==> inputs of run A <==
==> flow/design.v <==
module exponent_multiplier (
    i_clk, i_rst_n,
    i_load, i_start, i_select,
    i_A, i_B,
    o_done, led_select, o_P,
	seg_i_A_ten, seg_i_A_unit, 
	seg_i_B_ten, seg_i_B_unit, 
	seg_o_P_thousand, seg_o_P_hundred, seg_o_P_ten, seg_o_P_unit
);
    input wire i_clk, i_rst_n;
    input wire i_load, i_start, i_select;
    input [3:0] i_A, i_B;
    output reg o_done, led_select;
    output reg [29:0] o_P;
	output reg [6:0] seg_i_A_ten, seg_i_A_unit;
	output reg [6:0] seg_i_B_ten, seg_i_B_unit;
	output reg [6:0] seg_o_P_thousand, seg_o_P_hundred, seg_o_P_ten, seg_o_P_unit;
    parameter IDLE = 3'b000, LOAD = 3'b001, CALC = 3'b010, FINISH = 3'b011;
    reg [2:0] current_state;
    reg [3:0] reg_A, reg_B;
	reg [3:0] led_reg_A, led_reg_B;
    reg [19:0] reg_A_shift;
    reg [29:0] reg_P_exp;
    reg [7:0] reg_P_mul;
    reg [3:0] counter_exp;
    reg [2:0] index_bit_B;
    reg exp_done, mul_done;
    always @(posedge i_clk or negedge i_rst_n) begin
        if (!i_rst_n) begin
            reg_A <= 4'b0;
            reg_B <= 4'b0;
            reg_P_exp <= 30'b1;
            reg_P_mul <= 8'b0;
            reg_A_shift <= 20'b0;
			led_reg_A <= 4'b0;	
			led_reg_B <= 4'b0;	
            o_done <= 0;
			led_select <= 0;
            o_P <= 30'b0;
            counter_exp <= 4'b0;
            index_bit_B <= 3'b0;
            exp_done <= 0;
            mul_done <= 0;
            current_state <= IDLE;
        end
        else begin
            case (current_state)
                IDLE: begin
                    reg_A <= 4'b0;
                    reg_B <= 4'b0;
                    reg_P_exp <= 30'b1;
                    reg_P_mul <= 8'b0;
                    reg_A_shift <= 20'b0;
                    o_done <= 0;
					led_select <= 0;
                    o_P <= 30'b0;
                    counter_exp <= 4'b0;
                    index_bit_B <= 3'b0;
                    exp_done <= 0;
                    mul_done <= 0;
                    if (!i_load) begin 
                        reg_A <= i_A;
						led_reg_A <= i_A;
                        reg_B <= i_B;
						led_reg_B <= i_B;
                        reg_A_shift <= {16'b0, i_A};
                        current_state <= LOAD;
                    end                    
                end    
                LOAD: begin                    
                    current_state <= (!i_start) ? CALC : LOAD;
                end
                CALC: begin
                    if (i_start) begin
                        if (!exp_done) begin
                            if (counter_exp < reg_B) begin
                                reg_P_exp <= reg_P_exp * reg_A;
                                counter_exp <= counter_exp + 1;
                            end
                            else begin
                                exp_done <= 1;
                            end
                        end
                        if (!mul_done) begin
                            if (index_bit_B < 4) begin
                                if (reg_B[index_bit_B]) begin
                                    reg_P_mul <= reg_P_mul + reg_A_shift[7:0];
                                end
                                reg_A_shift <= reg_A_shift << 1;
                                index_bit_B <= index_bit_B + 1;
                            end
                            else begin
                                mul_done <= 1;
                            end
                        end
                        if (exp_done && mul_done) begin
                            current_state <= FINISH;
                        end
                    end
                end
                FINISH: begin
                    o_done <= 1;
                    led_select <= !i_select;
                    if (!i_select) begin
                        o_P <= reg_P_exp;
                    end
                    else if (i_select) begin
                        o_P <= {22'b0, reg_P_mul};
                    end
                    if (!i_start) begin
                        current_state <= IDLE;
                    end
                end
            endcase
        end
    end
	always @(*) begin                 
		case (led_reg_A % 10)
			4'd0: seg_i_A_unit = 7'b1000000;
			4'd1: seg_i_A_unit = 7'b1111001;
			4'd2: seg_i_A_unit = 7'b0100100;
			4'd3: seg_i_A_unit = 7'b0110000;
			4'd4: seg_i_A_unit = 7'b0011001;
			4'd5: seg_i_A_unit = 7'b0010010;
			4'd6: seg_i_A_unit = 7'b0000010;
			4'd7: seg_i_A_unit = 7'b1111000;
			4'd8: seg_i_A_unit = 7'b0000000;
			4'd9: seg_i_A_unit = 7'b0010000;
			default: seg_i_A_unit = 7'b1000000;
		endcase
		case (led_reg_A / 10)
			4'd0: seg_i_A_ten = 7'b1000000;
			4'd1: seg_i_A_ten = 7'b1111001;
			4'd2: seg_i_A_ten = 7'b0100100;
			4'd3: seg_i_A_ten = 7'b0110000;
			4'd4: seg_i_A_ten = 7'b0011001;
			4'd5: seg_i_A_ten = 7'b0010010;
			4'd6: seg_i_A_ten = 7'b0000010;
			4'd7: seg_i_A_ten = 7'b1111000;
			4'd8: seg_i_A_ten = 7'b0000000;
			4'd9: seg_i_A_ten = 7'b0010000;
			default: seg_i_A_ten = 7'b1000000;
		endcase
		case (led_reg_B % 10)
			4'd0: seg_i_B_unit = 7'b1000000;
			4'd1: seg_i_B_unit = 7'b1111001;
			4'd2: seg_i_B_unit = 7'b0100100;
			4'd3: seg_i_B_unit = 7'b0110000;
			4'd4: seg_i_B_unit = 7'b0011001;
			4'd5: seg_i_B_unit = 7'b0010010;
			4'd6: seg_i_B_unit = 7'b0000010;
			4'd7: seg_i_B_unit = 7'b1111000;
			4'd8: seg_i_B_unit = 7'b0000000;
			4'd9: seg_i_B_unit = 7'b0010000;
			default: seg_i_B_unit = 7'b1000000;
		endcase
		case (led_reg_B / 10)
			4'd0: seg_i_B_ten = 7'b1000000;
			4'd1: seg_i_B_ten = 7'b1111001;
			4'd2: seg_i_B_ten = 7'b0100100;
			4'd3: seg_i_B_ten = 7'b0110000;
			4'd4: seg_i_B_ten = 7'b0011001;
			4'd5: seg_i_B_ten = 7'b0010010;
			4'd6: seg_i_B_ten = 7'b0000010;
			4'd7: seg_i_B_ten = 7'b1111000;
			4'd8: seg_i_B_ten = 7'b0000000;
			4'd9: seg_i_B_ten = 7'b0010000;
			default: seg_i_B_ten = 7'b1000000;
		endcase
		case (o_P % 10)
			4'd0: seg_o_P_unit = 7'b1000000;
			4'd1: seg_o_P_unit = 7'b1111001;
			4'd2: seg_o_P_unit = 7'b0100100;
			4'd3: seg_o_P_unit = 7'b0110000;
			4'd4: seg_o_P_unit = 7'b0011001;
			4'd5: seg_o_P_unit = 7'b0010010;
			4'd6: seg_o_P_unit = 7'b0000010;
			4'd7: seg_o_P_unit = 7'b1111000;
			4'd8: seg_o_P_unit = 7'b0000000;
			4'd9: seg_o_P_unit = 7'b0010000;
			default: seg_o_P_unit = 7'b1000000;
		endcase
		case ((o_P / 10) % 10)
			4'd0: seg_o_P_ten = 7'b1000000;
			4'd1: seg_o_P_ten = 7'b1111001;
			4'd2: seg_o_P_ten = 7'b0100100;
			4'd3: seg_o_P_ten = 7'b0110000;
			4'd4: seg_o_P_ten = 7'b0011001;
			4'd5: seg_o_P_ten = 7'b0010010;
			4'd6: seg_o_P_ten = 7'b0000010;
			4'd7: seg_o_P_ten = 7'b1111000;
			4'd8: seg_o_P_ten = 7'b0000000;
			4'd9: seg_o_P_ten = 7'b0010000;
			default: seg_o_P_ten = 7'b1000000;
		endcase
		case ((o_P / 100) % 10)
			4'd0: seg_o_P_hundred = 7'b1000000;
			4'd1: seg_o_P_hundred = 7'b1111001;
			4'd2: seg_o_P_hundred = 7'b0100100;
			4'd3: seg_o_P_hundred = 7'b0110000;
			4'd4: seg_o_P_hundred = 7'b0011001;
			4'd5: seg_o_P_hundred = 7'b0010010;
			4'd6: seg_o_P_hundred = 7'b0000010;
			4'd7: seg_o_P_hundred = 7'b1111000;
			4'd8: seg_o_P_hundred = 7'b0000000;
			4'd9: seg_o_P_hundred = 7'b0010000;
			default: seg_o_P_hundred = 7'b1000000;
		endcase
		case ((o_P / 1000) % 10)
			4'd0: seg_o_P_thousand = 7'b1000000;
			4'd1: seg_o_P_thousand = 7'b1111001;
			4'd2: seg_o_P_thousand = 7'b0100100;
			4'd3: seg_o_P_thousand = 7'b0110000;
			4'd4: seg_o_P_thousand = 7'b0011001;
			4'd5: seg_o_P_thousand = 7'b0010010;
			4'd6: seg_o_P_thousand = 7'b0000010;
			4'd7: seg_o_P_thousand = 7'b1111000;
			4'd8: seg_o_P_thousand = 7'b0000000;
			4'd9: seg_o_P_thousand = 7'b0010000;
			default: seg_o_P_thousand = 7'b1000000;		
		endcase
    end
endmodule
==> flow/run.sh <==
#!/bin/bash
# the make line also repeats each setting of config.mk as NAME=value (left out here)
make -C /OpenROAD-flow-scripts/flow DESIGN_CONFIG=/design/flow/config.mk WORK_HOME=/design/flow/orfs CLKGATE_MAP_FILE= finish
==> flow/config.mk <==
export PLATFORM = sky130hd
export DESIGN_NAME = exponent_multiplier
export DESIGN_NICKNAME = exponent_multiplier
export VERILOG_FILES = /design/flow/design.v
export SDC_FILE = /design/flow/constraint.sdc
export NUM_CORES = 4
export LEC_CHECK = 0
export CAP_MARGIN = 20
export CORE_MARGIN = 2
export CORE_UTILIZATION = 15
export PLACE_DENSITY = 0.6
export SLEW_MARGIN = 20
==> flow/constraint.sdc <==
create_clock -name core_clock -period 60.3 [get_ports {i_clk}]
set_input_delay 12.0600 -clock core_clock [delete_from_list [all_inputs] [get_ports {i_clk}]]
set_output_delay 12.0600 -clock core_clock [all_outputs]
set_load 0.01 [all_outputs]
==> run H: changes against run A <==
--- a/flow/config.mk
+++ b/flow/config.mk
@@ -5,8 +5,10 @@
 export SDC_FILE = /design/flow/constraint.sdc
 export NUM_CORES = 4
 export LEC_CHECK = 0
+export ABC_AREA = 1
 export CAP_MARGIN = 20
 export CORE_MARGIN = 2
-export CORE_UTILIZATION = 15
-export PLACE_DENSITY = 0.6
+export CORE_UTILIZATION = 58
+export CTS_CLUSTER_DIAMETER = 227
+export PLACE_DENSITY = 0.35
 export SLEW_MARGIN = 20
==> flow/constraint.sdc (replaced) <==
create_clock -name core_clock -period 27.2 [get_ports {i_clk}]
set_input_delay 5.4400 -clock core_clock [delete_from_list [all_inputs] [get_ports {i_clk}]]
set_output_delay 5.4400 -clock core_clock [all_outputs]
set_load 0.01 [all_outputs]
==> run C: changes against run A <==
--- a/flow/config.mk
+++ b/flow/config.mk
@@ -7,6 +7,5 @@
 export LEC_CHECK = 0
 export CAP_MARGIN = 20
 export CORE_MARGIN = 2
-export CORE_UTILIZATION = 15
-export PLACE_DENSITY = 0.6
+export CORE_UTILIZATION = 58
 export SLEW_MARGIN = 20
==> flow/constraint.sdc (replaced) <==
create_clock -name core_clock -period 29.1 [get_ports {i_clk}]
set_input_delay 5.8200 -clock core_clock [delete_from_list [all_inputs] [get_ports {i_clk}]]
set_output_delay 5.8200 -clock core_clock [all_outputs]
set_load 0.01 [all_outputs]
==> qor summary <==
quantity                                                         run A                       run H                       run C
Post-synthesis simple-gate area fraction                         0.325                       0.595                       0.325
Die Size                                                     0.271 mm²                  0.0717 mm²                  0.0711 mm²
Origin of the critical flop-to-flop path                      reg_A[1]                    reg_A[2]                    reg_A[3]
Total number of placement rows                                     189                          96                          96
Number of post-CTS setup repair buffers                              0                          74                          82
Number of logic gates                                             5188                        5843                        5188
Initial core utilization                                         0.151                       0.588                       0.585
Status                                                  finished clean  complete, but fails checks  complete, but fails checks
Violated checks                                                      -                setup timing                setup timing
Number of cells upsized or downsized after cts                       0                         203                         195
Die Width                                                       521 µm                      268 µm                      267 µm
Capture point of the worst path                         seg_o_P_ten[2]              seg_o_P_ten[3]              seg_o_P_ten[3]
Total global routing track utilization                          0.0993                       0.382                       0.442
Data arrival time of the critical path                        44.93 ns                    40.77 ns                    34.73 ns
Maximum fanout encountered on the critical timing path              32                          14                           9
Cells after DPL                                                   9226                       10.1k                        8402
Setup ws final                                                 3.31 ns                   -19.01 ns                   -11.45 ns
Final design area excluding fillers                         0.0449 mm²                  0.0614 mm²                  0.0612 mm²
Violation tally from detailed-route iteration zero                4698                        6293                        9405
Total Nets Final                                                  5866                        9532                        7899
Worst Reg-to-Reg Cells                                              33                          47                          33
Inverters                                                          219                        1265                         219
Met3 routed wirelength                                        10500 µm                    15200 µm                    24800 µm
Die Y                                                           521 µm                      268 µm                      267 µm
